<file path="flow/config.mk">
export PLATFORM = sky130hd
export DESIGN_NAME = RegisterBank
export DESIGN_NICKNAME = RegisterBank
export VERILOG_FILES = /design/flow/design.v
export SDC_FILE = /design/flow/constraint.sdc
export NUM_CORES = 4
export LEC_CHECK = 0
export CAP_MARGIN = 20
export CORE_MARGIN = 2
export CORE_UTILIZATION = 40
export GPL_TIMING_DRIVEN = 0
export HOLD_SLACK_MARGIN = 0.29
export SLEW_MARGIN = 20
</file>
<file path="flow/constraint.sdc">
create_clock -name core_clock -period 5.0 [get_ports {clk}]
set_input_delay 1.0000 -clock core_clock [delete_from_list [all_inputs] [get_ports {clk}]]
set_output_delay 1.0000 -clock core_clock [all_outputs]
set_load 0.01 [all_outputs]
</file>
<file path="flow/design.v">
`timescale 1ns / 1ps
module RegisterBank(clk,writeEnabled,regAddress1,regAddress2,writeAddress,writeData,pc,dataOut1,dataOut2);
	input logic clk;
	input writeEnabled;  
	input logic [3:0] regAddress1;  
	input logic [3:0] regAddress2;  
	input logic [3:0] writeAddress;  
	input logic [31:0] writeData;  
	input logic [31:0] pc; 
	output logic [31:0] dataOut1;  
	output logic [31:0] dataOut2;  
	logic [31:0] regs [15:0];
	always_ff @(posedge clk) 
		begin
			for (int i = 0; i < 16; i++)
				if(writeEnabled && writeAddress == i) begin
					regs[i] <= writeData;  
				end
		end
	assign dataOut1 = (regAddress1 == 4'b1111) ? pc : regs[regAddress1];  
	assign dataOut2 = (regAddress2 == 4'b1111) ? pc : regs[regAddress2];  
endmodule
</file>
<file path="flow/run.sh">
#!/bin/bash
# the make line also repeats each setting of config.mk as NAME=value (left out here)
make -C /OpenROAD-flow-scripts/flow DESIGN_CONFIG=/design/flow/config.mk WORK_HOME=/design/flow/orfs CLKGATE_MAP_FILE= finish
</file>
==> deck_impl_summary.md, run 1 <==
Flow Results at a Glance

Route
  – Antenna-violating nets left: 0
  – DR vias/cell: roughly 7.4
  – Routed WL: 125,800 um
  – Iter 0 DRT Violations: 4,442
  – DR vias: 21,110
  – Pre-antenna DRT Iters: 9
  – DRC viols: 0
  – WL/cell: 43.85 um

Power and ir drop
  – Pwr dens: 351.6 mW/mm^2
  – Sw frac: 0.2754
  – Flip-flop and latch power: 4.56 mW
  – Clk pwr: between 3 and 4 mW
  – Combinational power share: 0.144
  – Static leakage: 9.218 nW
  – Clock share of power: 0.397
  – Psw: 2.740 mW
  – Sequential share of power: 0.458
  – Comb power: 1.44 mW
  – Internal: 7.211 mW
  – Main power group: sequential cells
  – Max VDD drop: 0.2649 mV

Setup path
  – Crit path required time: 4.00 ns
  – CP startpoint: regAddress2[3]
  – Kind of critical path: in -> out
  – Buf/Inv on CP: 5
  – CP peak stage delay: 0.61 ns
  – Worst Setup End Kind: primary output
  – Worst setup SP type: input pin
  – Slowest CP cell: a221oi_1
  – CP top delay family: buffers and inverters
  – CP Capture Point: dataOut2[22]
  – Crit Path Max Fanout: 10
  – Worst path cell trace: clkdlybuf4s50_1, buf_6, buf_6, buf_4, mux2i_1, o21ai_0, a221oi_1, a21oi_1, clkdlybuf4s50_1
  – Critical Path Stages: 9
  – WP data arrival: 4.13 ns

Synth
  – Fa+ha+maj area frac: 0
  – Area of the mapped netlist: 0.02319 sq mm
  – Mux share: 0.04818
  – Yosys reg bits: 480
  – Synth async-reset ratio: 0
  – Largest area contributor in the netlist: edfxtp_1
  – Number of enable flip-flop cells: between 400 and 500
  – Yosys warns: 2
  – Cell count after synthesis: 1,823
  – Synth Area in Compound Gates: 0.2104
  – Most frequent cells after synthesis: edfxtp_1, a22oi_1, nand2_1
  – Area leader share: 0.6216
  – Yosys Chip Area: ~0.023 sq mm
  – Main logic family after synthesis: AND-OR/OR-AND gates
  – Top cells by area: edfxtp_1, a22oi_1, mux2i_1
  – Mean post-synth cell area: 12.72 sq um
  – Yosys cell count: 1,823
  – Nets at Floorplan: between 1,500 and 2,000
  – Synth top cell by count: edfxtp_1
  – Register area share after synthesis: 0.6216
  – Unique cell types: 69
  – Xor/xnor share: 0
  – Primary FF master, synth: edfxtp_1
  – Basic Gates by Area: 0.07808

Final timing
  – Slew headroom: 0.1572
  – Slew @ Worst Pin: 1.264 ns
  – RSZ-0062 raised after global routing: true
  – WHS: about 1.3 ns
  – Max Slew Vio Count: 0
  – FMAX: about 0.2 GHz
  – Fin. Hold Viols: 0
  – Final Setup Violations: 14
  – Worst setup margin: -0.1344 ns
  – Final period util: 1.027
  – Post-route minimum period: 5.134 ns

Finish
  – Fill count: 5,104
  – Design Area, Final: 0.02830 sq mm
  – Nets: 2,137
  – Area Growth Syn to Fin: 22.04%

Die
  – Core Box Area: 0.05748 sq mm
  – Die footprint: 0.05991 sq mm
  – FP Rows: roughly 90
  – Die W: about 240 um
  – FP Util: 0.4035
  – I/O pin count: 142
  – Die height: around 240 um

Place
  – Dpl hpwl: 85,460 um
  – Port bufs: 137
  – Placed Area: ~0.026 sq mm
  – GPL Wtd Cong: 1.021

Outcome
  – Status: finished with violations
  – Layout check faults: negative setup slack

Run
  – Count of tool warnings: 27
  – Max-capacitance violation count: 0

Worst hold path
  – Hold Path Sink: regs[13][27]$_DFFE_PP_
  – Hold crit path type: in -> reg
  – Worst hold stages: 1
  – Worst min-delay path startpoint: writeData[27]

CTS
  – CTS tree: yes
  – CTS root buffer: clkbuf_16
  – Clock-pin transition on the worst setup and hold timing paths: 0.07 ns
  – TritonCTS Sinks: 480
  – Count of hold-fix buffers inserted at cts: 0
  – CTS buffer count: 52
  – CTS max path bufs: 3
  – CTS H-Tree Depth: 2

GRT
  – Number of global-route vias before repair: 19,880
  – Largest net degree at the start of global routing: 20
  – Initial antenna violation count: 5
  – Grt total ovfl: 0
  – GR Util All Layers: 0.4104
  – Global-route wire length before repair: 166,200 um
[per-layer routing]
| layer | vias up | track usage | share of wire |
|---|---|---|---|
| met2 | 2201 | 0.5779 | 0.41 |
| met5 | - | 0 | 0.00011 |
| met3 | 534 | 0.1628 | 0.16 |
| li1 | 7914 | - | - |
| met1 | 10460 | 0.5316 | 0.36 |
| met4 | 2 | 0.2437 | 0.071 |
[timing repair]
item / in CTS / in global routing
endpoints found under the hold margin: 0 / 0
setup endpoints to repair: 64 / 35
setup buffers: 1 / 1
pin swaps: 1 / 1
resized: 54 / 35
[final cells by class]
cell class / instances / area [sq um] / area share
clock inverters: 35 / 347.8 / 0.01229
inverters: 9 / 33.78 / 0.001194
clock buffers: 60 / 1331 / 0.04704
repair buffers: 186 / 2121 / 0.07494
well taps: 765 / 957.2 / 0.03382
flip-flops and latches: 480 / 14410 / 0.5094
multi-input cells: 1176 / 8049 / 0.2844
plain buffers: 154 / 1035 / 0.03657
diodes: 4 / 10.01 / 0.0003537
[metrics by stage]
stage	setup WS [ns]	power, mW	cells	setup TNS (ns)	util
after global placement	-3.364	5.945	2725	-740.89	0.4440
after floorplan	0.8188	5.208	1823	0	-
after global routing	-0.05031	10.05	2865	-0.05031	0.4922
after detailed placement	-0.7236	5.968	2772	-21.11	0.4586
final	-0.1344	9.951	2869	-0.7442	0.4924
after CTS	0.009468	9.817	2865	0	0.4907
==> inputs of run 2 (changes only) <==
Settings changed: ABC_AREA set to 0, CAP_MARGIN 20 to 35, CELL_PAD_IN_SITES_DETAIL_PLACEMENT set to 0, CORE_UTILIZATION 40 to 69, CTS_CLUSTER_DIAMETER set to 108, CTS_CLUSTER_SIZE set to 74, GPL_ROUTABILITY_DRIVEN set to 0, GPL_TIMING_DRIVEN 0 to 1, HOLD_SLACK_MARGIN 0.29 to not set, MAX_ROUTING_LAYER set to met5, PLACE_DENSITY_LB_ADDON set to 0.04, SETUP_SLACK_MARGIN set to 0.2, SLEW_MARGIN 20 to 35, TNS_END_PERCENT set to 40.
Clock period 5.0 ns to 2.71 ns, I/O delays scaled along.
==> run 2 against run 1 <==
  * The run now fails in 5_1_grt
  * Area after synthesis stayed put
  * Die area is 41% lower
  * Synthesized cell count stayed put
==> deck_impl_summary.md, run 2 <==
Physical Implementation Snapshot

Outcome
  – Status: stopped before the end
  – Exit stage: 5_1_grt
  – Tool error: [ERROR GRT-0232] Routing congestion too high. Check the congestion heatmap in the GUI.

Synth
  – Primary FF master, synth: edfxtp_1
  – Mean post-synth cell area: 12.72 sq um (unchanged)
  – Top cells by area: edfxtp_1, a22oi_1, mux2i_1
  – Nets at Floorplan: 1,901 (unchanged)
  – Synth Area in Compound Gates: 0.2104 (unchanged)
  – Most frequent cells after synthesis: edfxtp_1, a22oi_1, nand2_1
  – Synth async-reset ratio: 0 (unchanged)
  – Area of the mapped netlist: 0.02319 sq mm (unchanged)
  – Basic Gates by Area: 0.07808 (unchanged)
  – Yosys Chip Area: 0.02319 sq mm (unchanged)
  – Xor/xnor share: 0 (unchanged)
  – Register area share after synthesis: 0.6216 (unchanged)
  – Synth top cell by count: edfxtp_1
  – Mux share: 0.04818 (unchanged)
  – Area leader share: 0.6216 (unchanged)
  – Yosys cell count: 1,823 (unchanged)
  – Yosys reg bits: 480 (unchanged)
  – Largest area contributor in the netlist: edfxtp_1
  – Main logic family after synthesis: AND-OR/OR-AND gates
  – Fa+ha+maj area frac: 0 (unchanged)
  – Number of enable flip-flop cells: 480 (unchanged)
  – Unique cell types: 69 (unchanged)
  – Yosys warns: 2 (unchanged)
  – Cell count after synthesis: 1,823 (unchanged)

Place
  – Port bufs: 141 (+2.9%)
  – Dpl hpwl: 61,970 um (-27%)
  – Placed Area: 0.02788 sq mm (+5.8%)

CTS
  – Count of hold-fix buffers inserted at cts: 0 (unchanged)
  – TritonCTS Sinks: 480 (unchanged)
  – CTS root buffer: clkbuf_16
  – CTS max path bufs: 3 (unchanged)
  – CTS H-Tree Depth: 1 (-1)
  – CTS buffer count: 14 (-73%)

Die
  – FP Util: 0.6968 (+0.2933)
  – Die footprint: 0.03509 sq mm (-41%)
  – I/O pin count: 142 (unchanged)
  – Core Box Area: 0.03328 sq mm (-42%)
  – FP Rows: 67 (-24%)
  – Die W: 187.3 um (-23%)
  – Die height: 187.3 um (-23%)

GRT
  – Grt total ovfl: 36
  – GR Util All Layers: 0.8365
==> run 2: repair_timing <==
action	CTS
resized	537
pin swaps	152
setup buffers	45
cloned	7
setup endpoints to repair	64
==> run 2: layer usage <==
metal / overflow / global-route usage
met1: 1 / 0.8413
met2: 6 / 0.9467
met3: 8 / 0.7606
met4: 21 / 0.7845
met5: 0 / 0.5179
==> run 2: per-stage QoR <==
stage	hold WS, ns	cells	total power [mW]	setup TNS (ns)	setup slack (ns)
2_1_floorplan	0.6409	1823	9.610	-16.85	-0.1756
3_3_place_gp	1.425	2624	10.95	-25.00	-0.6178
3_5_place_dp	1.433	2624	11.03	-27.47	-0.6006
4_1_cts	0.8222	2700	14.71	-0.3354	-0.1817
==> inputs of run 3 (changes only) <==
Settings changed: ABC_AREA 0 to 1, CAP_MARGIN 35 to 20, CELL_PAD_IN_SITES_DETAIL_PLACEMENT 0 to not set, CORE_MARGIN 2 to 3, CORE_UTILIZATION 69 to 54, CTS_CLUSTER_DIAMETER 108 to 289, CTS_CLUSTER_SIZE 74 to 63, GPL_TIMING_DRIVEN 1 to 0, MAX_ROUTING_LAYER met5 to not set, MIN_ROUTING_LAYER set to met2, PLACE_DENSITY_LB_ADDON 0.04 to not set, SETUP_SLACK_MARGIN 0.2 to not set, SLEW_MARGIN 35 to 25, TNS_END_PERCENT 40 to 20.
Clock period 2.71 ns to 4.53 ns, I/O delays scaled along.
==> run 3 against run 2 <==
  * Area after synthesis is 9.3% higher
  * Synthesized cell count grew 70%
  * The flow again stops in 5_1_grt
  * Die area is 41% higher
==> deck_impl_summary.md, run 3 <==
Physical Implementation Snapshot

Synth
  – Fa+ha+maj area frac: 0 (unchanged)
  – Most frequent cells after synthesis: nand2_1, nand3_1, edfxtp_1
  – Register area share after synthesis: 0.5686 (-0.05301)
  – Synth Area in Compound Gates: 0.01135 (-0.1990)
  – Largest area contributor in the netlist: edfxtp_1
  – Area of the mapped netlist: 0.02535 sq mm (+9.3%)
  – Number of enable flip-flop cells: 480 (unchanged)
  – Xor/xnor share: 0 (unchanged)
  – Main logic family after synthesis: simple AND/OR/NAND/NOR gates
  – Cell count after synthesis: 3,093 (+70%)
  – Top cells by area: edfxtp_1, nand2_1, nand3_1
  – Basic Gates by Area: 0.3324 (+0.2543)
  – Area leader share: 0.5686 (-0.05301)
  – Nets at Floorplan: 3,171 (+67%)
  – Yosys Chip Area: 0.02535 sq mm (+9.3%)
  – Primary FF master, synth: edfxtp_1
  – Unique cell types: 17 (-75%)
  – Mean post-synth cell area: 8.196 sq um (-36%)
  – Yosys cell count: 3,093 (+70%)
  – Mux share: 0 (-0.04818)
  – Yosys warns: 2 (unchanged)
  – Yosys reg bits: 480 (unchanged)
  – Synth top cell by count: nand2_1
  – Synth async-reset ratio: 0 (unchanged)

CTS
  – CTS root buffer: clkbuf_16
  – CTS H-Tree Depth: 1 (unchanged)
  – CTS max path bufs: 3 (unchanged)
  – CTS buffer count: 11 (-3)
  – TritonCTS Sinks: 480 (unchanged)

Outcome
  – Status: stopped before the end
  – Tool error: [ERROR GRT-0116] Global routing finished with congestion. Check the congestion regions in the DRC Viewer.
  – Exit stage: 5_1_grt

Place
  – Port bufs: 141 (unchanged)
  – Placed Area: 0.02843 sq mm (+2.0%)
  – Dpl hpwl: 79,780 um (+29%)

Die
  – FP Util: 0.5527 (-0.1441)
  – Die height: 222.7 um (+19%)
  – I/O pin count: 142 (unchanged)
  – Die W: 222.7 um (+19%)
  – Die footprint: 0.04958 sq mm (+41%)
  – FP Rows: 78 (+16%)
  – Core Box Area: 0.04587 sq mm (+38%)

GRT
  – GR Util All Layers: 0.7752
  – Grt total ovfl: 32
-- run 3: repair_timing --
action                                  CTS
endpoints found under the setup margin   64
hold buffers                              0
pin swaps                                 3
buffers inserted                          5
gates resized                           118
-- run 3: stage by stage --
| stage | instances | worst slack [ns] | power, mW |
|---|---|---|---|
| after CTS | 3898 | -0.03364 | 8.158 |
| after floorplan | 3093 | 0.7700 | 5.696 |
| after global placement | 3834 | -3.371 | 6.443 |
| after detailed placement | 3881 | -0.7742 | 6.485 |
-- run 3: layer usage --
| layer | GRT usage | GRT overflow |
|---|---|---|
| met3 | 0.8670 | 22 |
| met5 | 0.6588 | 7 |
| met4 | 0.5744 | 3 |
| met2 | 0.8152 | 0 |
| met1 | - | - |
==> inputs of run 4 (changes only) <==
Settings changed: ABC_AREA 1 to not set, CORE_MARGIN 3 to 2, CORE_UTILIZATION 54 to 57, CTS_CLUSTER_DIAMETER 289 to not set, CTS_CLUSTER_SIZE 63 to not set, GPL_ROUTABILITY_DRIVEN 0 to not set, GPL_TIMING_DRIVEN 0 to not set, MIN_ROUTING_LAYER met2 to not set, SETUP_SLACK_MARGIN set to 0.6, SLEW_MARGIN 25 to 20, TNS_END_PERCENT 20 to not set.
Clock period 4.53 ns to 3.31 ns, I/O delays scaled along.
==> run 4 against run 3 <==
  * The layout now fails its checks (negative setup slack)
  * Synthesized cell count fell by 41%
  * Die area fell by 15%
  * Area after synthesis fell by 8.5%
==> deck_impl_summary.md, run 4 <==
Flow Results at a Glance

Outcome
  – Status: finished with violations
  – Layout check faults: negative setup slack

CTS
  – Count of hold-fix buffers inserted at cts: 0 (unchanged)
  – Clock-pin transition on the worst setup and hold timing paths: 0.06 ns
  – CTS max path bufs: 3 (unchanged)
  – TritonCTS Sinks: 480 (unchanged)
  – CTS H-Tree Depth: 2 (+1)
  – CTS root buffer: clkbuf_16
  – CTS tree: yes
  – CTS buffer count: 51 (+40)

Finish
  – Post-layout util: 0.8647
  – Area Growth Syn to Fin: 48.85%
  – Comb area: 0.009980 sq mm
  – Area occupied by registers: 0.01441 sq mm
  – Fill count: around 1,700
  – Nets: roughly 2,500

Synth
  – Mux share: 0.04818 (+0.04818)
  – Mean post-synth cell area: 12.72 sq um (+55%)
  – Yosys reg bits: 480 (unchanged)
  – Largest area contributor in the netlist: edfxtp_1
  – Yosys cell count: 1,823 (-41%)
  – Primary FF master, synth: edfxtp_1
  – Area leader share: 0.6216 (+0.05301)
  – Nets at Floorplan: 1,901 (-40%)
  – Unique cell types: 69 (+52)
  – Register area share after synthesis: 0.6216 (+0.05301)
  – Fa+ha+maj area frac: 0 (unchanged)
  – Synth async-reset ratio: 0 (unchanged)
  – Number of enable flip-flop cells: 480 (unchanged)
  – Most frequent cells after synthesis: edfxtp_1, a22oi_1, nand2_1
  – Main logic family after synthesis: AND-OR/OR-AND gates
  – Xor/xnor share: 0 (unchanged)
  – Synth Area in Compound Gates: 0.2104 (+0.1990)
  – Cell count after synthesis: 1,823 (-41%)
  – Yosys warns: 2 (unchanged)
  – Synth top cell by count: edfxtp_1
  – Yosys Chip Area: 0.02319 sq mm (-8.5%)
  – Area of the mapped netlist: 0.02319 sq mm (-8.5%)
  – Basic Gates by Area: 0.07808 (-0.2543)
  – Top cells by area: edfxtp_1, a22oi_1, mux2i_1

Worst hold path
  – Hold crit path type: in -> reg
  – Hold Path Sink: regs[8][30]$_DFFE_PP_
  – Worst min-delay path startpoint: writeData[30]
  – Worst hold stages: 1

Setup path
  – CP startpoint: regs[7][3]$_DFFE_PP_
  – Slowest CP cell: a222oi_1
  – Worst path cell trace: mux4_2, a32oi_1, nand2_1, a222oi_1, buf_4, nor2_4, buf_6
  – CP top delay family: AND-OR/OR-AND gates
  – CP peak stage delay: 0.59 ns
  – Kind of critical path: reg -> out
  – Crit Path Max Fanout: 2
  – Buf/Inv on CP: 2
  – Worst setup SP type: flip-flop
  – CP Capture Point: dataOut1[3]
  – Worst Setup End Kind: primary output
  – WP data arrival: 2.81 ns
  – Critical Path Stages: 7
  – Crit path required time: 2.65 ns

Power and ir drop
  – Sequential share of power: 0.443
  – Clock share of power: 0.371
  – Static leakage: 12.24 nW
  – Comb power: 2.90 mW
  – Max VDD drop: 0.5330 mV
  – Pwr dens: 451.9 mW/mm^2
  – Psw: about 4.3 mW
  – Main power group: sequential cells
  – Clk pwr: 5.79 mW
  – Sw frac: 0.2732
  – Internal: between 10 and 15 mW
  – Combinational power share: 0.186
  – Flip-flop and latch power: approximately 6.9 mW

Final timing
  – FMAX: 0.2881 GHz
  – Post-route minimum period: about 3.5 ns
  – Fin. Hold Viols: 0
  – Max Slew Vio Count: 0
  – RSZ-0062 raised after global routing: true
  – Final period util: 1.049
  – Worst setup margin: -0.1607 ns
  – WHS: 0.9365 ns
  – Slew headroom: 0.5190
  – Final Setup Violations: 1
  – Slew @ Worst Pin: 0.7192 ns

Die
  – Core Box Area: 0.03991 sq mm (-13%)
  – Die footprint: 0.04231 sq mm (-15%)
  – FP Rows: 73 (-6.4%)
  – FP Util: 0.5810 (+0.02828)
  – I/O pin count: 142 (unchanged)
  – Die W: 205.7 um (-7.6%)
  – Die height: 205.7 um (-7.6%)

Route
  – DRC viols: 0
  – WL/cell: 39.56 um
  – Pre-antenna DRT Iters: 9
  – Antenna-violating nets left: 0
  – Routed WL: 117,900 um
  – DR vias: 24,140
  – Iter 0 DRT Violations: 5,302
  – DR vias/cell: 8.096

GRT
  – Largest net degree at the start of global routing: 38
  – Number of global-route vias before repair: 21,600
  – GR Util All Layers: 0.4939
  – Global-route wire length before repair: 146,600 um
  – Grt total ovfl: 0
  – Initial antenna violation count: 4

Place
  – Port bufs: 141 (unchanged)
  – GPL Wtd Cong: 0.9805
  – Dpl hpwl: 63,750 um (-20%)

Run
  – Max-capacitance violation count: 0
  – Count of tool warnings: 31
## run 4: final cells by class
cell class | count | share of cell area
Inverter | 9 | 0.001668
Clock inverter | 30 | 0.007395
Tap cell | 525 | 0.01903
Multi-Input combinational cell | 1176 | 0.2891
Antenna cell | 1 | 0.00007250
Sequential cell | 480 | 0.4176
Timing Repair Buffer | 697 | 0.2256
Clock buffer | 63 | 0.03951
## run 4: metal layers
layer,global-route usage,routed length (um),vias to the layer above
li1,-,-,8647
met1,0.6310,35840,11210
met2,0.7196,47480,3198
met3,0.1669,21900,1074
met4,0.3212,12700,2
met5,0,14,-
## run 4: timing repair
item / CTS / global route
setup buffers: 106 / 100
gates resized: 548 / 439
endpoints found under the setup margin: 64 / 64
pin swaps: 132 / 190
gates cloned: 13 / 5
## run 4: stage by stage
| stage | TNS [ns] | instance area (sq um) | setup slack (ns) | std cells | power, mW |
|---|---|---|---|---|---|
| 5_1_grt | -0.1664 | 34510 | -0.1664 | 2980 | 15.73 |
| 4_1_cts | 0 | 31870 | 0.06524 | 2875 | 14.86 |
| 6_report | -0.1607 | 34520 | -0.1607 | 2981 | 15.60 |
| 3_5_place_dp | -3.686 | 27750 | -0.2451 | 2663 | 9.056 |
| 3_3_place_gp | -3.359 | 27750 | -0.2367 | 2663 | 9.030 |
| 2_1_floorplan | 0 | 23210 | 0.3044 | 1823 | 7.868 |
==> inputs of run 5 (changes only) <==
Settings changed: CAP_MARGIN 20 to 40, CORE_UTILIZATION 57 to 65, MAX_ROUTING_LAYER set to met4, SETUP_SLACK_MARGIN 0.6 to 0.7, TNS_END_PERCENT set to 5.
Clock period 3.31 ns to 2.72 ns, I/O delays scaled along.
==> run 5 against run 4 <==
  * Still fails the layout checks on negative setup slack
  * Flip-flop count did not move
  * Combinational power rose by 3%
  * First-iteration DRC count is 8.8% higher
  * Global-route usage up 9.1 points
  * Hold slack lost 0.049 ns
  * Power is 17% higher
  * Final cell count is 7.1% lower
  * Largest cell class unchanged
==> deck_impl_summary.md, run 5 <==
Flow Results at a Glance

GRT
  – Largest net degree at the start of global routing: 33 (-13%)
  – Global-route wire length before repair: 148,900 um (+1.6%)
  – Number of global-route vias before repair: 22,720 (+5.2%)
  – GR Util All Layers: 0.5851 (+0.09124)
  – Grt total ovfl: 0 (unchanged)
  – Initial antenna violation count: 3 (-1)

CTS
  – Clock-pin transition on the worst setup and hold timing paths: 0.07 ns (about the same)
  – CTS H-Tree Depth: 2 (unchanged)
  – CTS root buffer: clkbuf_16
  – TritonCTS Sinks: 480 (unchanged)
  – CTS buffer count: 49 (-3.9%)
  – Count of hold-fix buffers inserted at cts: 0 (unchanged)
  – CTS max path bufs: 3 (unchanged)
  – CTS tree: yes

Final timing
  – Final Setup Violations: 24 (+23)
  – Slew headroom: 0.4636 (-0.05536)
  – FMAX: 0.3255 GHz
  – Max Slew Vio Count: 0 (unchanged)
  – RSZ-0062 raised after global routing: true
  – Worst setup margin: -0.3525 ns (-0.1917 ns)
  – Final period util: 1.130 (+0.08102)
  – Post-route minimum period: 3.072 ns
  – Fin. Hold Viols: 0 (unchanged)
  – Slew @ Worst Pin: 0.8020 ns (+0.08279 ns)
  – Setup_tns: -2.765 ns (-2.605 ns)

Setup path
  – Worst path cell trace: buf_12, buf_12, nor2b_2, buf_12, nand3_1, a21oi_1, a21oi_1, a21oi_2, clkdlybuf4s50_1
  – Kind of critical path: in -> out
  – CP peak stage delay: 0.61 ns (+0.02 ns)
  – CP Capture Point: dataOut1[22]
  – CP top delay family: buffers and inverters
  – Buf/Inv on CP: 4 (+2)
  – Slowest CP cell: clkdlybuf4s50_1
  – Crit path required time: 2.18 ns (-0.47 ns)
  – Critical path's most frequent cell: buf_12
  – Critical Path Stages: 9 (+2)
  – Crit Path Max Fanout: 16 (+14)
  – CP startpoint: regAddress1[0]
  – WP data arrival: 2.53 ns (-0.28 ns)
  – Worst Setup End Kind: primary output
  – Worst setup SP type: input pin

Worst hold path
  – Hold crit path type: in -> reg
  – Worst hold stages: 1 (unchanged)
  – Hold Path Sink: regs[1][31]$_DFFE_PP_
  – Worst min-delay path startpoint: writeData[31]

Synth
  – Cell count after synthesis: 1,823 (unchanged)
  – Area leader share: 0.6216 (unchanged)
  – Basic Gates by Area: 0.07808 (unchanged)
  – Mux share: 0.04818 (unchanged)
  – Mean post-synth cell area: 12.72 sq um (unchanged)
  – Synth async-reset ratio: 0 (unchanged)
  – Unique cell types: 69 (unchanged)
  – Nets at Floorplan: 1,901 (unchanged)
  – Main logic family after synthesis: AND-OR/OR-AND gates
  – Most frequent cells after synthesis: edfxtp_1, a22oi_1, nand2_1
  – Xor/xnor share: 0 (unchanged)
  – Synth top cell by count: edfxtp_1
  – Number of enable flip-flop cells: 480 (unchanged)
  – Fa+ha+maj area frac: 0 (unchanged)
  – Yosys Chip Area: 0.02319 sq mm (unchanged)
  – Yosys reg bits: 480 (unchanged)
  – Top cells by area: edfxtp_1, a22oi_1, mux2i_1
  – Yosys cell count: 1,823 (unchanged)
  – Largest area contributor in the netlist: edfxtp_1
  – Area of the mapped netlist: 0.02319 sq mm (unchanged)
  – Yosys warns: 2 (unchanged)
  – Register area share after synthesis: 0.6216 (unchanged)
  – Primary FF master, synth: edfxtp_1
  – Synth Area in Compound Gates: 0.2104 (unchanged)

Power and ir drop
  – Sequential share of power: 0.461 (+0.018)
  – Internal: 13.38 mW (+18%)
  – Flip-flop and latch power: 8.40 mW (+22%)
  – Comb power: 2.99 mW (+3%)
  – Main power group: sequential cells
  – Psw: 4.830 mW (+13%)
  – Static leakage: 10.84 nW (-11%)
  – Pwr dens: 583.4 mW/mm^2 (+29%)
  – Max VDD drop: 0.7364 mV (+38%)
  – Sw frac: 0.2652 (-0.007988)
  – Clock share of power: 0.374 (+0.003)
  – Clk pwr: 6.81 mW (+18%)
  – Combinational power share: 0.164 (-0.022)

Die
  – Die W: 192.9 um (-6.2%)
  – I/O pin count: 142 (unchanged)
  – FP Util: 0.6567 (+0.07576)
  – FP Rows: 69 (-5.5%)
  – Core Box Area: 0.03531 sq mm (-12%)
  – Die height: 192.9 um (-6.2%)
  – Die footprint: 0.03720 sq mm (-12%)

Run
  – Count of tool warnings: 31 (unchanged)
  – Max-capacitance violation count: 0 (unchanged)

Route
  – Pre-antenna DRT Iters: 15 (+6)
  – DR vias/cell: 8.447 (+4.3%)
  – WL/cell: 39.36 um (-0.52%)
  – Iter 0 DRT Violations: 5,769 (+8.8%)
  – DR vias: 23,380 (-3.1%)
  – DRC viols: 0 (unchanged)
  – Antenna-violating nets left: 0 (unchanged)
  – Routed WL: 108,900 um (-7.6%)

Place
  – GPL Wtd Cong: 1.068 (+9.0%)
  – Worst slack at placement: -0.9656 ns (-0.7205 ns)
  – Placed insts: 2,644 (-0.71%)
  – Port bufs: 141 (unchanged)
  – Dpl hpwl: 64,620 um (+1.4%)

Outcome
  – Status: finished with violations
  – Layout check faults: negative setup slack

Finish
  – Area Growth Syn to Fin: 34.59%
  – Filler-free cell count of the finished design: 2,768 (-7.1%)
  – Nets: 2,341 (-6.1%)
run 5: metal layers:
metal  GRT usage  wire length [um]  vias to the layer above
met5           -                 0                        -
met4      0.4245             11930                        0
met3      0.2746             21540                     1192
met2      0.7826             43470                     3265
met1      0.6879             32010                    10590
li1            -                 -                     8329
run 5: area by class of cell:
type                    instances  area (sq um)
flip-flops and latches        480         14410
multi-input cells            1176          8989
repair buffers                547          5613
fillers                      1431          4100
clock buffers                  55          1249
well taps                     461         576.8
clock inverters                33         305.3
inverters                       9         46.29
diodes                          7         17.52
run 5: repair_timing:
item,4_1_cts,5_1_grt
endpoints found under the hold margin,0,0
resized,457,113
endpoints found under the setup margin,64,64
pin swaps,112,69
buffers inserted,23,5
cloned,1,0
run 5: per-stage QoR:
step                        util  cell area [sq um]  hold slack [ns]  total power [mW]
after floorplan                -              23260           0.6429             9.577
after global placement    0.7948              28060            1.413             10.99
after detailed placement  0.7948              28060            1.428             11.05
after CTS                 0.8708              30750           0.8376             17.71
after global routing      0.8838              31210           0.8941             18.42
final                     0.8839              31210           0.8871             18.21
==> inputs of run 6 (changes only) <==
Settings changed: CAP_MARGIN 40 to 20, CORE_UTILIZATION 65 to 66, MAX_ROUTING_LAYER met4 to not set, SETUP_SLACK_MARGIN 0.7 to not set, TNS_END_PERCENT 5 to not set.
Clock period 2.72 ns to 3.9 ns, I/O delays scaled along.
==> run 6 against run 5 <==
  * Still fails the layout checks on negative setup slack
  * Clock power fell by 31%
  * Worst setup slack improved by 0.32 ns
  * Design area fell by 9.9%
  * Sequential share of layout area rose by 5.1 points
  * Synthesized cell count did not move
  * Sequential power fell by about 30%
  * Non-clock buffer count fell by 176
  * Critical endpoint is now dataOut2[6]
==> deck_impl_summary.md, run 6 <==
Flow Results at a Glance

Run
  – Max-capacitance violation count: 0 (unchanged)
  – Count of tool warnings: 28 (-9.7%)

Setup path
  – Kind of critical path: in -> out
  – CP top delay family: buffers and inverters
  – Critical Path Stages: 8 (-1)
  – Buf/Inv on CP: 4 (unchanged)
  – Crit Path Max Fanout: 13 (-3)
  – CP Capture Point: dataOut2[6]
  – CP peak stage delay: 0.52 ns (-0.09 ns)
  – Worst path cell trace: buf_4, clkinvlp_4, nand2_1, buf_4, nor2_1, nor4_1, o21ai_0, clkdlybuf4s50_1
  – CP startpoint: regAddress2[0]
  – Critical path's most frequent cell: buf_4
  – Crit path required time: 3.12 ns (+0.94 ns)
  – Worst setup SP type: input pin
  – Slowest CP cell: nor4_1
  – Worst Setup End Kind: primary output
  – WP data arrival: 3.16 ns (+0.63 ns)

GRT
  – Global-route wire length before repair: 135,700 um (-8.9%)
  – Grt total ovfl: 0 (unchanged)
  – Largest net degree at the start of global routing: 33 (unchanged)
  – GR Util All Layers: 0.5241 (-0.06098)
  – Initial antenna violation count: 4 (+1)
  – Number of global-route vias before repair: 20,520 (-9.7%)

Synth
  – Register area share after synthesis: 0.6216 (unchanged)
  – Most frequent cells after synthesis: edfxtp_1, a22oi_1, nand2_1
  – Unique cell types: 69 (unchanged)
  – Largest area contributor in the netlist: edfxtp_1
  – Yosys reg bits: 480 (unchanged)
  – Mean post-synth cell area: 12.72 sq um (unchanged)
  – Yosys cell count: 1,823 (unchanged)
  – Area of the mapped netlist: 0.02319 sq mm (unchanged)
  – Basic Gates by Area: 0.07808 (unchanged)
  – Synth async-reset ratio: 0 (unchanged)
  – Main logic family after synthesis: AND-OR/OR-AND gates
  – Fa+ha+maj area frac: 0 (unchanged)
  – Cell count after synthesis: 1,823 (unchanged)
  – Mux share: 0.04818 (unchanged)
  – Top cells by area: edfxtp_1, a22oi_1, mux2i_1
  – Xor/xnor share: 0 (unchanged)
  – Area leader share: 0.6216 (unchanged)
  – Primary FF master, synth: edfxtp_1
  – Yosys warns: 2 (unchanged)
  – Number of enable flip-flop cells: 480 (unchanged)
  – Synth top cell by count: edfxtp_1
  – Synth Area in Compound Gates: 0.2104 (unchanged)
  – Yosys Chip Area: 0.02319 sq mm (unchanged)
  – Nets at Floorplan: 1,901 (unchanged)

Power and ir drop
  – Comb power: 1.71 mW (-43%)
  – Sw frac: 0.2516 (-0.01362)
  – Static leakage: 9.364 nW (-14%)
  – Sequential share of power: 0.478 (+0.017)
  – Combinational power share: 0.140 (-0.024)
  – Clk pwr: 4.67 mW (-31%)
  – Flip-flop and latch power: 5.85 mW (-30%)
  – Max VDD drop: 0.4091 mV (-44%)
  – Design Power: 12.23 mW (-33%)
  – Clock share of power: 0.381 (+0.007)
  – Main power group: sequential cells
  – Internal: 9.152 mW (-32%)
  – Psw: 3.077 mW (-36%)
  – Pwr dens: 435.0 mW/mm^2 (-25%)

Die
  – Die W: 191.4 um (-0.74%)
  – Die footprint: 0.03665 sq mm (-1.5%)
  – Core Box Area: 0.03454 sq mm (-2.2%)
  – FP Rows: 68 (-1.4%)
  – I/O pin count: 142 (unchanged)
  – FP Util: 0.6713 (+0.01458)
  – Die height: 191.4 um (-0.74%)

Final timing
  – WHS: 1.086 ns (+0.1987 ns)
  – Max Slew Vio Count: 0 (unchanged)
  – Slew @ Worst Pin: 0.7835 ns (-0.01856 ns)
  – RSZ-0062 raised after global routing: false
  – Slew headroom: 0.4777 (+0.01405)
  – FMAX: ~0.25 GHz
  – Post-route minimum period: 3.937 ns
  – Final Setup Violations: 4 (-83%)
  – Fin. Hold Viols: 0 (unchanged)
  – Final period util: 1.009 (-0.1201)
  – Worst setup margin: -0.03680 ns (+0.3157 ns)

CTS
  – CTS root buffer: clkbuf_16
  – CTS H-Tree Depth: 2 (unchanged)
  – CTS max path bufs: 3 (unchanged)
  – TritonCTS Sinks: 480 (unchanged)
  – Clock-pin transition on the worst setup and hold timing paths: 0.06 ns (about the same)
  – CTS buffer count: 48 (-2.0%)
  – CTS tree: yes

Place
  – Port bufs: 141 (unchanged)
  – Dpl hpwl: 61,360 um (-5.0%)
  – GPL Wtd Cong: 1.054 (-1.3%)

Worst hold path
  – Hold crit path type: in -> reg
  – Worst hold stages: 1 (unchanged)
  – Worst min-delay path startpoint: writeData[13]
  – Hold Path Sink: regs[7][13]$_DFFE_PP_

Route
  – DR vias/cell: 8.173 (-3.2%)
  – Pre-antenna DRT Iters: 8 (-7)
  – WL/cell: 37.19 um (-5.5%)
  – DR vias: 21,050 (-9.9%)
  – DRC viols: 0 (unchanged)
  – Routed WL: 95,810 um (-12%)
  – Antenna-violating nets left: 0 (unchanged)
  – Iter 0 DRT Violations: 4,956 (-14%)

Finish
  – Area Growth Syn to Fin: 21.23%
  – Post-layout util: 0.8138 (-0.07010)
  – Nets: 2,164 (-7.6%)

Outcome
  – Layout check faults: negative setup slack
  – Status: finished with violations
run 6: per-stage QoR:
stage	instance area (sq um)	cells	setup slack, ns	setup TNS (ns)
final	28110	2576	-0.03680	-0.09872
after global routing	28110	2575	0.006086	0
after CTS	28060	2575	0.03162	0
after detailed placement	26530	2491	0.06766	0
after global placement	26530	2491	0.05448	0
after floorplan	23190	1823	0.2429	0
run 6: repair_timing:
action | 4_1_cts | 5_1_grt
buffers inserted | 0 | 0
endpoints found under the setup margin | 0 | 14
hold buffers | 0 | 0
resized | 0 | 11
run 6: final cells by class:
class	count	area, sq um
clock inverters	26	276.5
clock buffers	58	1260
repair buffers	371	3578
inverters	9	37.54
well taps	455	569.3
multi-input cells	1176	7973
diodes	1	2.502
flip-flops and latches	480	14410
fillers	1931	6432
run 6: metal layers:
layer | up-vias | GRT usage | routed length, um
met5 | - | 0.01923 | 87
met4 | 6 | 0.3411 | 8166
met3 | 689 | 0.2016 | 18100
met2 | 2622 | 0.7345 | 39210
met1 | 9773 | 0.6805 | 30250
li1 | 7964 | - | -
==> inputs of run 7 (changes only) <==
Settings changed: CORE_UTILIZATION 66 to 65, CTS_CLUSTER_SIZE set to 41, HOLD_SLACK_MARGIN set to 0.29, SETUP_SLACK_MARGIN set to 0.72.
Clock period 3.9 ns to 2.71 ns, I/O delays scaled along.
==> run 7 against run 6 <==
  * The flow now stops in 5_1_grt
  * Synthesized cell count unchanged
  * Area after synthesis stayed put
  * Die area increased by 1.5%
==> deck_impl_summary.md, run 7 <==
Physical Implementation Snapshot

GRT
  – GR Util All Layers: 1.081
  – Grt total ovfl: 3,335

Synth
  – Synth Area in Compound Gates: 0.2104 (unchanged)
  – Xor/xnor share: 0 (unchanged)
  – Yosys cell count: 1,823 (unchanged)
  – Yosys warns: 2 (unchanged)
  – Nets at Floorplan: 1,901 (unchanged)
  – Area of the mapped netlist: 0.02319 sq mm (unchanged)
  – Top cells by area: edfxtp_1, a22oi_1, mux2i_1
  – Mux share: 0.04818 (unchanged)
  – Yosys Chip Area: 0.02319 sq mm (unchanged)
  – Basic Gates by Area: 0.07808 (unchanged)
  – Main logic family after synthesis: AND-OR/OR-AND gates
  – Unique cell types: 69 (unchanged)
  – Area leader share: 0.6216 (unchanged)
  – Yosys reg bits: 480 (unchanged)
  – Synth async-reset ratio: 0 (unchanged)
  – Fa+ha+maj area frac: 0 (unchanged)
  – Register area share after synthesis: 0.6216 (unchanged)
  – Largest area contributor in the netlist: edfxtp_1
  – Most frequent cells after synthesis: edfxtp_1, a22oi_1, nand2_1
  – Number of enable flip-flop cells: 480 (unchanged)
  – Mean post-synth cell area: 12.72 sq um (unchanged)
  – Cell count after synthesis: 1,823 (unchanged)
  – Primary FF master, synth: edfxtp_1
  – Synth top cell by count: edfxtp_1

Die
  – Die footprint: 0.03720 sq mm (+1.5%)
  – Die W: 192.9 um (+0.75%)
  – Die height: 192.9 um (+0.75%)
  – FP Rows: 69 (+1.5%)
  – I/O pin count: 142 (unchanged)
  – FP Util: 0.6567 (-0.01458)
  – Core Box Area: 0.03531 sq mm (+2.2%)

Place
  – GPL Wtd Cong: 1.016 (-3.6%)
  – Port bufs: 141 (unchanged)
  – Worst slack at placement: -0.5814 ns (-0.6491 ns)
  – Dpl hpwl: 63,750 um (+3.9%)

CTS
  – CTS buffer count: 50 (+4.2%)
  – TritonCTS Sinks: 480 (unchanged)
  – CTS max path bufs: 3 (unchanged)
  – CTS root buffer: clkbuf_16
  – CTS H-Tree Depth: 2 (unchanged)

Outcome
  – Exit stage: 5_1_grt
  – Status: stopped before the end
  – Tool error: [ERROR GRT-0232] Routing congestion too high. Check the congestion heatmap in the GUI.
-- run 7: stage by stage --
| stage | total power, mW | hold slack [ns] | instance area, sq um | std cells |
|---|---|---|---|---|
| after global placement | 11.13 | 1.413 | 28510 | 2623 |
| after floorplan | 9.755 | 0.6409 | 24120 | 1823 |
| after detailed placement | 11.19 | 1.443 | 28510 | 2623 |
| after CTS | 18.79 | 0.8115 | 33630 | 2867 |
-- run 7: routing by layer --
layer	overflow	GRT usage
met5	31	0.8654
met3	215	0.9364
met4	747	1.187
met1	254	0.9768
met2	2088	1.276
-- run 7: what timing repair did --
action,4_1_cts
gates resized,772
setup buffers,133
hold buffers,0
endpoints found under the setup margin,64
pin swaps,220
gates cloned,18
endpoints found under the hold margin,0
==> inputs of run 8 (changes only) <==
Settings changed: CORE_UTILIZATION 65 to 66, CTS_CLUSTER_SIZE 41 to not set, HOLD_SLACK_MARGIN 0.29 to 0.28, SETUP_SLACK_MARGIN 0.72 to 0.67.
Clock period 2.71 ns to 2.72 ns, I/O delays scaled along.
==> run 8 against run 7 <==
  * The run again fails in 5_1_grt
  * Synthesized cell count stayed put
  * Die area fell by 1.5%
  * Area after synthesis stayed put
==> deck_impl_summary.md, run 8 <==
Physical Implementation Snapshot

Synth
  – Mean post-synth cell area: 12.72 sq um (unchanged)
  – Synth top cell by count: edfxtp_1
  – Xor/xnor share: 0 (unchanged)
  – Fa+ha+maj area frac: 0 (unchanged)
  – Basic Gates by Area: 0.07808 (unchanged)
  – Yosys Chip Area: 0.02319 sq mm (unchanged)
  – Synth async-reset ratio: 0 (unchanged)
  – Cell count after synthesis: 1,823 (unchanged)
  – Number of enable flip-flop cells: 480 (unchanged)
  – Primary FF master, synth: edfxtp_1
  – Main logic family after synthesis: AND-OR/OR-AND gates
  – Area of the mapped netlist: 0.02319 sq mm (unchanged)
  – Top cells by area: edfxtp_1, a22oi_1, mux2i_1
  – Yosys warns: 2 (unchanged)
  – Nets at Floorplan: 1,901 (unchanged)
  – Largest area contributor in the netlist: edfxtp_1
  – Yosys reg bits: 480 (unchanged)
  – Synth Area in Compound Gates: 0.2104 (unchanged)
  – Register area share after synthesis: 0.6216 (unchanged)
  – Most frequent cells after synthesis: edfxtp_1, a22oi_1, nand2_1
  – Mux share: 0.04818 (unchanged)
  – Unique cell types: 69 (unchanged)
  – Area leader share: 0.6216 (unchanged)
  – Yosys cell count: 1,823 (unchanged)

Die
  – Die W: 191.4 um (-0.74%)
  – Die footprint: 0.03665 sq mm (-1.5%)
  – FP Rows: 68 (-1.4%)
  – FP Util: 0.6713 (+0.01458)
  – Core Box Area: 0.03454 sq mm (-2.2%)
  – Die height: 191.4 um (-0.74%)
  – I/O pin count: 142 (unchanged)

CTS
  – CTS max path bufs: 3 (unchanged)
  – CTS root buffer: clkbuf_16
  – CTS buffer count: 49 (-2.0%)
  – TritonCTS Sinks: 480 (unchanged)
  – Count of hold-fix buffers inserted at cts: 0 (unchanged)
  – CTS H-Tree Depth: 2 (unchanged)

Outcome
  – Exit stage: 5_1_grt
  – Tool error: [ERROR GRT-0232] Routing congestion too high. Check the congestion heatmap in the GUI.
  – Status: stopped before the end

Place
  – Worst slack at placement: -0.7962 ns (-0.2148 ns)
  – GPL Wtd Cong: 1.069 (+5.1%)
  – Dpl hpwl: 63,430 um (-0.51%)
  – Port bufs: 141 (unchanged)

GRT
  – Grt total ovfl: between 2,000 and 3,000
  – GR Util All Layers: 1.071
## run 8: metrics by stage
step	cells	power (mW)	instance area [sq um]	hold slack, ns
4_1_cts	2834	17.64	32510	0.8532
3_5_place_dp	2633	11.11	28390	1.463
3_3_place_gp	2633	11.05	28390	1.411
2_1_floorplan	1823	9.712	24000	0.6429
## run 8: repair_timing
item / in CTS
gates resized: 687
cloned: 10
pin swaps: 175
endpoints found under the setup margin: 64
buffers inserted: 104
## run 8: routing by layer
layer / overflow / global-route usage
met4: 609 / 1.138
met1: 221 / 0.9790
met2: 1901 / 1.255
met3: 221 / 0.9440
met5: 39 / 0.8901
==> inputs of run 9 (changes only) <==
Settings changed: CORE_UTILIZATION 66 to 40, HOLD_SLACK_MARGIN 0.28 to not set, SETUP_SLACK_MARGIN 0.67 to not set.
Clock period 2.72 ns to 6.25 ns, I/O delays scaled along.
==> run 9 against run 8 <==
  * Now clean on timing, DRC and antenna
  * Synthesized cell count unchanged
  * Area after synthesis unchanged
  * Die area increased by 63%
==> deck_impl_summary.md, run 9 <==
Flow Results at a Glance

Outcome
  – Status: finished clean

Synth
  – Number of enable flip-flop cells: 480 (unchanged)
  – Basic Gates by Area: 0.07808 (unchanged)
  – Mean post-synth cell area: 12.72 sq um (unchanged)
  – Unique cell types: 69 (unchanged)
  – Yosys cell count: 1,823 (unchanged)
  – Cell count after synthesis: 1,823 (unchanged)
  – Xor/xnor share: 0 (unchanged)
  – Area leader share: 0.6216 (unchanged)
  – Main logic family after synthesis: AND-OR/OR-AND gates
  – Largest area contributor in the netlist: edfxtp_1
  – Fa+ha+maj area frac: 0 (unchanged)
  – Mux share: 0.04818 (unchanged)
  – Synth top cell by count: edfxtp_1
  – Register area share after synthesis: 0.6216 (unchanged)
  – Nets at Floorplan: 1,901 (unchanged)
  – Synth async-reset ratio: 0 (unchanged)
  – Most frequent cells after synthesis: edfxtp_1, a22oi_1, nand2_1
  – Synth Area in Compound Gates: 0.2104 (unchanged)
  – Area of the mapped netlist: 0.02319 sq mm (unchanged)
  – Primary FF master, synth: edfxtp_1
  – Top cells by area: edfxtp_1, a22oi_1, mux2i_1
  – Yosys Chip Area: 0.02319 sq mm (unchanged)
  – Yosys reg bits: 480 (unchanged)
  – Yosys warns: 2 (unchanged)

Die
  – FP Util: 0.4035 (-0.2678)
  – FP Rows: 88 (+29%)
  – Die height: 244.8 um (+28%)
  – Core Box Area: 0.05748 sq mm (+66%)
  – I/O pin count: 142 (unchanged)
  – Die footprint: 0.05991 sq mm (+63%)
  – Die W: 244.8 um (+28%)

CTS
  – Setup Buffers After CTS: 0 (-100%)
  – CTS root buffer: clkbuf_16
  – CTS tree: yes
  – CTS max path bufs: 3 (unchanged)
  – Post-CTS Resized: 0 (-100%)
  – CTS H-Tree Depth: 2 (unchanged)
  – TritonCTS Sinks: 480 (unchanged)
  – Count of hold-fix buffers inserted at cts: 0 (unchanged)
  – CTS buffer count: 51 (+4.1%)
  – Clock-pin transition on the worst setup and hold timing paths: 0.06 ns

Setup path
  – Critical Path Stages: 7
  – WP data arrival: between 4 and 5 ns
  – CP Capture Point: dataOut1[8]
  – Worst Setup End Kind: primary output
  – Buf/Inv on CP: 3
  – Crit path required time: around 5.0 ns
  – CP peak stage delay: just under 1 ns
  – Kind of critical path: in -> out
  – CP startpoint: regAddress1[1]
  – CP top delay family: buffers and inverters
  – Worst path cell trace: buf_4, inv_2, nand2_1, o22ai_1, nor4_1, nor2_1, clkdlybuf4s50_1
  – Worst setup SP type: input pin
  – Crit Path Max Fanout: 38
  – Slowest CP cell: nor4_1

Final timing
  – Slew @ Worst Pin: 1.174 ns
  – Fin. Hold Viols: 0
  – RSZ-0062 raised after global routing: false
  – Final period util: 0.9075
  – Slew headroom: 0.2136
  – Max Slew Vio Count: 0
  – Post-route minimum period: approximately 5.7 ns
  – FMAX: about 0.18 GHz
  – Setup_tns: 0 ns
  – Final Setup Violations: 0
  – Worst setup margin: 0.5780 ns

Route
  – Routed WL: 96,170 um
  – WL/cell: 34.57 um
  – N_diodes: 0
  – DRC viols: 0
  – Iter 0 DRT Violations: 3,980
  – Antenna-violating nets left: 0
  – Pre-antenna DRT Iters: 7
  – DR vias: 19,410
  – DR vias/cell: 6.978

Power and ir drop
  – Static leakage: 8.728 nW
  – Combinational power share: 0.128
  – Comb power: 0.982 mW
  – Psw: 1.963 mW
  – Pwr dens: 281.3 mW/mm^2
  – Clk pwr: 3.05 mW
  – Main power group: sequential cells
  – Sw frac: 0.2556
  – Clock share of power: 0.397
  – Internal: 5.719 mW
  – Max VDD drop: 0.1782 mV
  – Sequential share of power: 0.475
  – Flip-flop and latch power: about 3.7 mW

GRT
  – Initial antenna violation count: 0
  – Largest net degree at the start of global routing: around 52
  – Grt total ovfl: 0
  – GR Util All Layers: 0.3129
  – Number of global-route vias before repair: 18,580
  – Global-route wire length before repair: 134,100 um

Finish
  – Nets: 2,055
  – Area Growth Syn to Fin: 17.76%
  – Filler-free cell count of the finished design: 2,782

Place
  – Placed insts: 2,688 (+2.1%)
  – Port bufs: 141 (unchanged)
  – Worst slack at placement: 0.8887 ns (+1.685 ns)
  – GPL Wtd Cong: 0.9557 (-11%)
  – Dpl hpwl: 60,280 um (-5.0%)

Worst hold path
  – Hold Path Sink: regs[4][9]$_DFFE_PP_
  – Worst hold stages: 1
  – Worst min-delay path startpoint: writeData[9]
  – Hold crit path type: in -> reg

Run
  – Max-capacitance violation count: 0
  – Count of tool warnings: 26
==> run 9: metal layers <==
metal | track usage | vias up | part of all wire
li1 | - | 7743 | -
met1 | 0.4197 | 9468 | 0.37
met2 | 0.4606 | 1844 | 0.43
met3 | 0.09064 | 359 | 0.15
met4 | 0.1621 | 0 | 0.059
met5 | 0 | - | 0
==> run 9: cell type report <==
| type | instances | area [sq um] |
|---|---|---|
| Clock buffer | 63 | 1364 |
| Fill cell | 5111 | 30170 |
| Tap cell | 765 | 957.2 |
| Timing Repair Buffer | 259 | 2320 |
| Sequential cell | 480 | 14410 |
| Multi-Input combinational cell | 1176 | 7944 |
| Inverter | 9 | 33.78 |
| Clock inverter | 30 | 275.3 |
==> run 9: per-stage QoR <==
step                      hold WS (ns)    util  power (mW)  instance area [sq um]
after floorplan                  1.349       -       4.167                  23190
after CTS                        1.528  0.4746       7.637                  27280
final                            1.538  0.4751       7.682                  27310
after global routing             1.565  0.4751       7.825                  27310
after global placement           2.148  0.4461       4.647                  25640
after detailed placement         2.155  0.4461       4.653                  25640
==> inputs of run 10 (changes only) <==
Settings changed: CAP_MARGIN 20 to 0, CORE_UTILIZATION 40 to 70, CTS_CLUSTER_DIAMETER set to 358, CTS_CLUSTER_SIZE set to 44, HOLD_SLACK_MARGIN set to -0.1, PLACE_DENSITY set to 0.66, SETUP_SLACK_MARGIN set to 0.68.
Clock period 6.25 ns to 3.57 ns, I/O delays scaled along.
==> run 10 against run 9 <==
  * The flow now stops in 5_1_grt
  * Die area decreased by 42%
  * Synthesized cell count unchanged
  * Area after synthesis unchanged
==> deck_impl_summary.md, run 10 <==
Physical Implementation Snapshot

CTS
  – CTS root buffer: clkbuf_16
  – CTS H-Tree Depth: 1 (-1)
  – Count of hold-fix buffers inserted at cts: 0 (unchanged)
  – CTS max path bufs: 3 (unchanged)
  – CTS buffer count: 14 (-73%)
  – TritonCTS Sinks: 480 (unchanged)

Synth
  – Top cells by area: edfxtp_1, a22oi_1, mux2i_1
  – Synth top cell by count: edfxtp_1
  – Unique cell types: 69 (unchanged)
  – Main logic family after synthesis: AND-OR/OR-AND gates
  – Largest area contributor in the netlist: edfxtp_1
  – Yosys Chip Area: 0.02319 sq mm (unchanged)
  – Register area share after synthesis: 0.6216 (unchanged)
  – Primary FF master, synth: edfxtp_1
  – Most frequent cells after synthesis: edfxtp_1, a22oi_1, nand2_1
  – Mean post-synth cell area: 12.72 sq um (unchanged)
  – Yosys warns: 2 (unchanged)
  – Number of enable flip-flop cells: 480 (unchanged)
  – Nets at Floorplan: 1,901 (unchanged)
  – Cell count after synthesis: 1,823 (unchanged)
  – Yosys cell count: 1,823 (unchanged)
  – Yosys reg bits: 480 (unchanged)
  – Fa+ha+maj area frac: 0 (unchanged)
  – Mux share: 0.04818 (unchanged)
  – Area of the mapped netlist: 0.02319 sq mm (unchanged)
  – Area leader share: 0.6216 (unchanged)
  – Synth Area in Compound Gates: 0.2104 (unchanged)
  – Basic Gates by Area: 0.07808 (unchanged)
  – Xor/xnor share: 0 (unchanged)
  – Synth async-reset ratio: 0 (unchanged)

Die
  – Die W: 186.0 um (-24%)
  – Die height: 186.0 um (-24%)
  – FP Util: 0.7109 (+0.3074)
  – I/O pin count: 142 (unchanged)
  – Die footprint: 0.03460 sq mm (-42%)
  – FP Rows: 66 (-25%)
  – Core Box Area: 0.03262 sq mm (-43%)

Outcome
  – Tool error: [ERROR GRT-0232] Routing congestion too high. Check the congestion heatmap in the GUI.
  – Exit stage: 5_1_grt
  – Status: stopped before the end

Place
  – Dpl hpwl: 59,590 um (-1.1%)
  – Worst slack at placement: -0.06422 ns (-0.9529 ns)
  – Port bufs: 141 (unchanged)
  – GPL Wtd Cong: 1.027 (+7.5%)

GRT
  – GR Util All Layers: 0.8630
  – Grt total ovfl: 191
[run 10: stage by stage]
stage	area [sq um]	instances	setup TNS [ns]
2_1_floorplan	23210	1823	0
3_3_place_gp	26850	2493	-0.02071
3_5_place_dp	26850	2493	-0.1348
4_1_cts	29440	2609	0
[run 10: routing by layer]
layer  global-route usage  overflow
met1               0.8581         7
met2               0.9594        84
met3               0.7893        24
met4               0.8353        74
met5               0.6444         2
[run 10: repair_timing]
action                                  in CTS
resized                                    550
cloned                                      15
pin swaps                                  154
setup buffers                               85
endpoints found under the setup margin      64
==> inputs of run 11 (changes only) <==
Settings changed: CAP_MARGIN 0 to 20, CORE_UTILIZATION 70 to 54, CTS_CLUSTER_DIAMETER 358 to not set, CTS_CLUSTER_SIZE 44 to not set, HOLD_SLACK_MARGIN -0.1 to not set, PLACE_DENSITY 0.66 to not set.
Clock period 3.57 ns to 2.36 ns, I/O delays scaled along.
==> run 11 against run 10 <==
  * Now fails the layout checks on negative setup slack
  * Synthesized cell count is the same
  * Die area up 29%
  * Area after synthesis unchanged
==> deck_impl_summary.md, run 11 <==
Flow Results at a Glance

Synth
  – Main logic family after synthesis: AND-OR/OR-AND gates
  – Top cells by area: edfxtp_1, a22oi_1, mux2i_1
  – Yosys cell count: 1,823 (unchanged)
  – Cell count after synthesis: 1,823 (unchanged)
  – Basic Gates by Area: 0.07808 (unchanged)
  – Mux share: 0.04818 (unchanged)
  – Yosys reg bits: 480 (unchanged)
  – Synth top cell by count: edfxtp_1
  – Number of enable flip-flop cells: 480 (unchanged)
  – Area leader share: 0.6216 (unchanged)
  – Xor/xnor share: 0 (unchanged)
  – Register area share after synthesis: 0.6216 (unchanged)
  – Yosys Chip Area: 0.02319 sq mm (unchanged)
  – Unique cell types: 69 (unchanged)
  – Fa+ha+maj area frac: 0 (unchanged)
  – Most frequent cells after synthesis: edfxtp_1, a22oi_1, nand2_1
  – Primary FF master, synth: edfxtp_1
  – Synth async-reset ratio: 0 (unchanged)
  – Area of the mapped netlist: 0.02319 sq mm (unchanged)
  – Largest area contributor in the netlist: edfxtp_1
  – Yosys warns: 2 (unchanged)
  – Nets at Floorplan: 1,901 (unchanged)
  – Mean post-synth cell area: 12.72 sq um (unchanged)
  – Synth Area in Compound Gates: 0.2104 (unchanged)

Power and ir drop
  – Sw frac: 0.2646
  – Internal: 15.98 mW
  – Pwr dens: 626.9 mW/mm^2
  – Sequential share of power: 0.445
  – Clock share of power: 0.373
  – Comb power: around 4 mW
  – Main power group: sequential cells
  – Max VDD drop: around 0.65 mV
  – Clk pwr: 8.10 mW
  – Static leakage: 12.33 nW
  – Combinational power share: 0.182
  – Flip-flop and latch power: 9.68 mW
  – Psw: 5.750 mW

Route
  – DR vias/cell: about 7.6
  – N_diodes: 0
  – Antenna-violating nets left: 0
  – DRC viols: 0
  – DR vias: 22,970
  – Pre-antenna DRT Iters: 9
  – Iter 0 DRT Violations: 4,676
  – WL/cell: between 30 and 40 um
  – Routed WL: 111,400 um

Die
  – FP Rows: 75 (+14%)
  – Die height: 211.2 um (+14%)
  – FP Util: 0.5503 (-0.1605)
  – Die W: 211.2 um (+14%)
  – Die footprint: 0.04462 sq mm (+29%)
  – I/O pin count: 142 (unchanged)
  – Core Box Area: 0.04213 sq mm (+29%)

CTS
  – Count of hold-fix buffers inserted at cts: 0 (unchanged)
  – Clock-pin transition on the worst setup and hold timing paths: approximately 0.06 ns
  – CTS tree: yes
  – CTS buffer count: 51 (+37)
  – CTS H-Tree Depth: 2 (+1)
  – TritonCTS Sinks: 480 (unchanged)
  – CTS max path bufs: 3 (unchanged)
  – CTS root buffer: clkbuf_16

Finish
  – Nets: between 2,000 and 3,000
  – Post-layout util: 0.8229
  – Area Growth Syn to Fin: 49.52%

Outcome
  – Layout check faults: negative setup slack
  – Status: finished with violations

Worst hold path
  – Worst hold stages: 4
  – Hold Path Sink: regs[14][23]$_DFFE_PP_
  – Hold crit path type: in -> reg
  – Worst min-delay path startpoint: writeAddress[2]

Setup path
  – Buf/Inv on CP: 2
  – WP data arrival: 2.61 ns
  – CP peak stage delay: 0.51 ns
  – Crit path required time: ~1.9 ns
  – CP top delay family: AND-OR/OR-AND gates
  – Crit Path Max Fanout: 2
  – Worst setup SP type: flip-flop
  – Slowest CP cell: mux4_2
  – Worst path cell trace: mux4_2, a32oi_2, nand2_1, a222oi_1, buf_4, nor2_2, buf_2
  – Worst Setup End Kind: primary output
  – Critical Path Stages: 7
  – Kind of critical path: reg -> out
  – CP Capture Point: dataOut1[3]
  – CP startpoint: regs[7][3]$_DFFE_PP_

Final timing
  – Post-route minimum period: between 3 and 4 ns
  – Fin. Hold Viols: 0
  – Final period util: 1.305
  – Setup_tns: -11.33 ns
  – RSZ-0062 raised after global routing: true
  – Max Slew Vio Count: 0
  – Slew headroom: 0.5238
  – FMAX: 0.3248 GHz
  – Worst setup margin: -0.7189 ns
  – Final Setup Violations: 64
  – Slew @ Worst Pin: 0.7121 ns

GRT
  – Global-route wire length before repair: 148,300 um
  – Number of global-route vias before repair: around 22,000
  – Initial antenna violation count: 3
  – Grt total ovfl: 0
  – Largest net degree at the start of global routing: 33
  – GR Util All Layers: 0.4700

Place
  – GPL Wtd Cong: 1.005 (-2.2%)
  – Port bufs: 141 (unchanged)
  – Worst slack at placement: -0.8193 ns (-0.7551 ns)
  – Dpl hpwl: 68,010 um (+14%)

Run
  – Max-capacitance violation count: 0
  – Count of tool warnings: 31
## run 11: layout make-up
| cell class | count | area (sq um) |
|---|---|---|
| clock inverter | 27 | 255.2 |
| clock buffer | 66 | 1375 |
| timing repair buffer | 722 | 7781 |
| sequential | 480 | 14410 |
| fill | 2173 | 7462 |
| multi-input combinational | 1176 | 10100 |
| inverter | 9 | 75.07 |
| tap | 539 | 674.4 |
## run 11: timing repair
| action | in CTS | in global routing |
|---|---|---|
| pin swaps | 161 | 152 |
| setup endpoints to repair | 71 | 82 |
| cloned | 8 | 2 |
| buffers inserted | 105 | 81 |
| gates resized | 599 | 191 |
## run 11: per-layer routing
metal | global-route usage | part of all wire
met4 | 0.3174 | 0.084
met3 | 0.1435 | 0.16
met2 | 0.6839 | 0.42
met1 | 0.6072 | 0.33
met5 | 0 | 0.00086
## run 11: through the flow
step	power (mW)	instances	hold slack, ns	instance area (sq um)
floorplan	11.29	1823	0.5709	24550
global placement	12.94	2730	1.377	29210
detailed placement	12.97	2730	1.386	29210
CTS	21.14	2936	0.7598	33150
global route	22.02	3019	0.6067	34670
finish	21.74	3019	0.5846	34670
==> inputs of run 12 (changes only) <==
Settings changed: CORE_UTILIZATION 54 to 65, CTS_CLUSTER_SIZE set to 41, SETUP_SLACK_MARGIN 0.68 to -0.2.
Clock period 2.36 ns to 2.71 ns, I/O delays scaled along.
==> run 12 against run 11 <==
  * Combinational power is 32% lower
  * Critical path type is now in -> out
  * Critical path depth is 2 higher
  * Design area is 13% lower
  * Die area is 17% lower
  * Count of clock-buffer cells in the layout is 3 lower
  * Highest routed layer is now met4
  * Area after synthesis stayed put
  * The layout still fails its checks (negative setup slack)
  * Via count is 4.1% lower
  * First-iteration DRC count is 6.7% higher
  * Non-clock buffer count is 229 lower
  * Worst setup slack better by 0.52 ns
  * Hold slack better by 0.25 ns
  * Sequential power is 13% lower
==> deck_impl_summary.md, run 12 <==
Flow Results at a Glance

CTS
  – CTS max path bufs: 3 (unchanged)
  – CTS H-Tree Depth: 2 (unchanged)
  – CTS tree: yes
  – TritonCTS Sinks: 480 (unchanged)
  – CTS root buffer: clkbuf_16
  – Count of hold-fix buffers inserted at cts: 0 (unchanged)
  – CTS buffer count: 49 (-3.9%)
  – Clock-pin transition on the worst setup and hold timing paths: 0.06 ns (about the same)

Route
  – Routed WL: 98,530 um (-12%)
  – DR vias: 22,040 (-4.1%)
  – Iter 0 DRT Violations: 4,989 (+6.7%)
  – WL/cell: 36.30 um (-1.6%)
  – Pre-antenna DRT Iters: 10 (+1)
  – DRC viols: 0 (unchanged)
  – DR vias/cell: 8.119 (+6.7%)
  – Antenna-violating nets left: 0 (unchanged)

Synth
  – Xor/xnor share: 0 (unchanged)
  – Area of the mapped netlist: 0.02319 sq mm (unchanged)
  – Nets at Floorplan: 1,901 (unchanged)
  – Yosys reg bits: 480 (unchanged)
  – Unique cell types: 69 (unchanged)
  – Synth top cell by count: edfxtp_1
  – Yosys warns: 2 (unchanged)
  – Area leader share: 0.6216 (unchanged)
  – Cell count after synthesis: 1,823 (unchanged)
  – Mean post-synth cell area: 12.72 sq um (unchanged)
  – Main logic family after synthesis: AND-OR/OR-AND gates
  – Synth Area in Compound Gates: 0.2104 (unchanged)
  – Number of enable flip-flop cells: 480 (unchanged)
  – Mux share: 0.04818 (unchanged)
  – Basic Gates by Area: 0.07808 (unchanged)
  – Yosys Chip Area: 0.02319 sq mm (unchanged)
  – Register area share after synthesis: 0.6216 (unchanged)
  – Yosys cell count: 1,823 (unchanged)
  – Primary FF master, synth: edfxtp_1
  – Synth async-reset ratio: 0 (unchanged)
  – Most frequent cells after synthesis: edfxtp_1, a22oi_1, nand2_1
  – Fa+ha+maj area frac: 0 (unchanged)
  – Largest area contributor in the netlist: edfxtp_1
  – Top cells by area: edfxtp_1, a22oi_1, mux2i_1

Setup path
  – Worst path cell trace: buf_4, buf_4, and2_2, buf_6, buf_4, a21oi_1, a211o_1, a31oi_1, dlygate4sd2_1
  – CP top delay family: buffers and inverters
  – WP data arrival: 2.36 ns (-0.25 ns)
  – Slowest CP cell: dlygate4sd2_1
  – CP peak stage delay: 0.32 ns (-0.19 ns)
  – Worst Setup End Kind: primary output
  – Buf/Inv on CP: 5 (+3)
  – Critical path's most frequent cell: buf_4
  – CP startpoint: regAddress2[3]
  – CP Capture Point: dataOut2[29]
  – Kind of critical path: in -> out
  – Worst setup SP type: input pin
  – Crit Path Max Fanout: 8 (+6)
  – Crit path required time: 2.17 ns (+0.28 ns)
  – Critical Path Stages: 9 (+2)

Power and ir drop
  – Main power group: sequential cells
  – Internal: 13.24 mW (-17%)
  – Max VDD drop: 0.6552 mV (+0.14%)
  – Psw: 4.575 mW (-20%)
  – Combinational power share: 0.151 (-0.031)
  – Design Power: 17.82 mW (-18%)
  – Clock share of power: 0.376 (+0.003)
  – Sw frac: 0.2568 (-0.007769)
  – Pwr dens: 593.4 mW/mm^2 (-5.3%)
  – Comb power: 2.69 mW (-32%)
  – Clk pwr: 6.70 mW (-17%)
  – Flip-flop and latch power: 8.42 mW (-13%)
  – Static leakage: 10.42 nW (-15%)
  – Sequential share of power: 0.473 (+0.028)

Die
  – Die W: 192.9 um (-8.7%)
  – Die height: 192.9 um (-8.7%)
  – I/O pin count: 142 (unchanged)
  – Core Box Area: 0.03531 sq mm (-16%)
  – FP Rows: 69 (-8.0%)
  – Die footprint: 0.03720 sq mm (-17%)
  – FP Util: 0.6567 (+0.1064)

Finish
  – Fill count: 1,745 (-20%)
  – Nets: 2,287 (-9.2%)
  – Design Area, Final: 0.03002 sq mm (-13%)
  – Comb area: 0.008444 sq mm (-16%)
  – Area Growth Syn to Fin: 29.48%
  – Area occupied by registers: 0.01441 sq mm (unchanged)

Worst hold path
  – Hold Path Sink: regs[1][30]$_DFFE_PP_
  – Worst hold stages: 1 (-3)
  – Hold crit path type: in -> reg
  – Worst min-delay path startpoint: writeData[30]

GRT
  – Initial antenna violation count: 3 (unchanged)
  – Global-route wire length before repair: 139,300 um (-6.0%)
  – Largest net degree at the start of global routing: 33 (unchanged)
  – M1 GR Usage: 0.6685 (+0.06130)
  – Grt total ovfl: 0 (unchanged)
  – GR Util All Layers: 0.5322 (+0.06223)
  – Met2 GRT Util: 0.7497 (+0.06579)
  – Busiest metal layer after global routing: met2
  – GRT met3 Usage: 0.2109 (+0.06747)
  – Number of global-route vias before repair: 21,030 (-3.5%)

Final timing
  – Slew headroom: 0.5232 (-0.0006190)
  – FMAX: 0.3443 GHz
  – RSZ-0062 raised after global routing: true
  – Final period util: 1.072 (-0.2330)
  – Slew @ Worst Pin: 0.7130 ns (+0.0009261 ns)
  – Fin. Hold Viols: 0 (unchanged)
  – Max Slew Vio Count: 0 (unchanged)
  – Worst setup margin: -0.1940 ns (+0.5249 ns)
  – Final Setup Violations: 60 (-6.3%)
  – Post-route minimum period: around 2.9 ns

Outcome
  – Layout check faults: negative setup slack
  – Status: finished with violations

Place
  – GPL Wtd Cong: 1.050 (+4.5%)
  – Dpl hpwl: 62,720 um (-7.8%)
  – Placed Area: 0.02787 sq mm (-4.6%)
  – Port bufs: 141 (unchanged)

Run
  – Count of tool warnings: 30 (-3.2%)
  – Max-capacitance violation count: 0 (unchanged)
[run 12: final cells by class]
| class | count | share of cell area |
|---|---|---|
| clock inverters | 26 | 0.007376 |
| repair buffers | 493 | 0.1662 |
| clock buffers | 63 | 0.04401 |
| multi-input cells | 1176 | 0.2813 |
| diodes | 6 | 0.0005001 |
| inverters | 9 | 0.001417 |
| flip-flops and latches | 480 | 0.4801 |
| well taps | 461 | 0.01921 |
[run 12: through the flow]
stage	setup WS (ns)	hold slack, ns	cells	utilization	TNS [ns]
6_report	-0.1940	0.8336	2714	0.8503	-6.806
5_1_grt	-0.2435	0.8880	2708	0.8499	-9.217
4_1_cts	-0.3168	0.8166	2710	0.8464	-6.562
3_5_place_dp	-0.6256	1.429	2610	0.7892	-25.80
3_3_place_gp	-0.5865	1.419	2610	0.7892	-24.28
2_1_floorplan	-0.1561	0.6409	1823	-	-16.15
[run 12: what timing repair did]
action	CTS	global route
endpoints found under the setup margin	64	33
pin swaps	25	25
resized	172	41
buffers inserted	13	1
[run 12: layer usage]
metal / routed length (um) / vias up
li1: - / 8223
met5: 0 / -
met2: 40600 / 2832
met3: 17950 / 868
met4: 9415 / 0
met1: 30550 / 10110
Power is estimated from default activity; no workload was simulated.
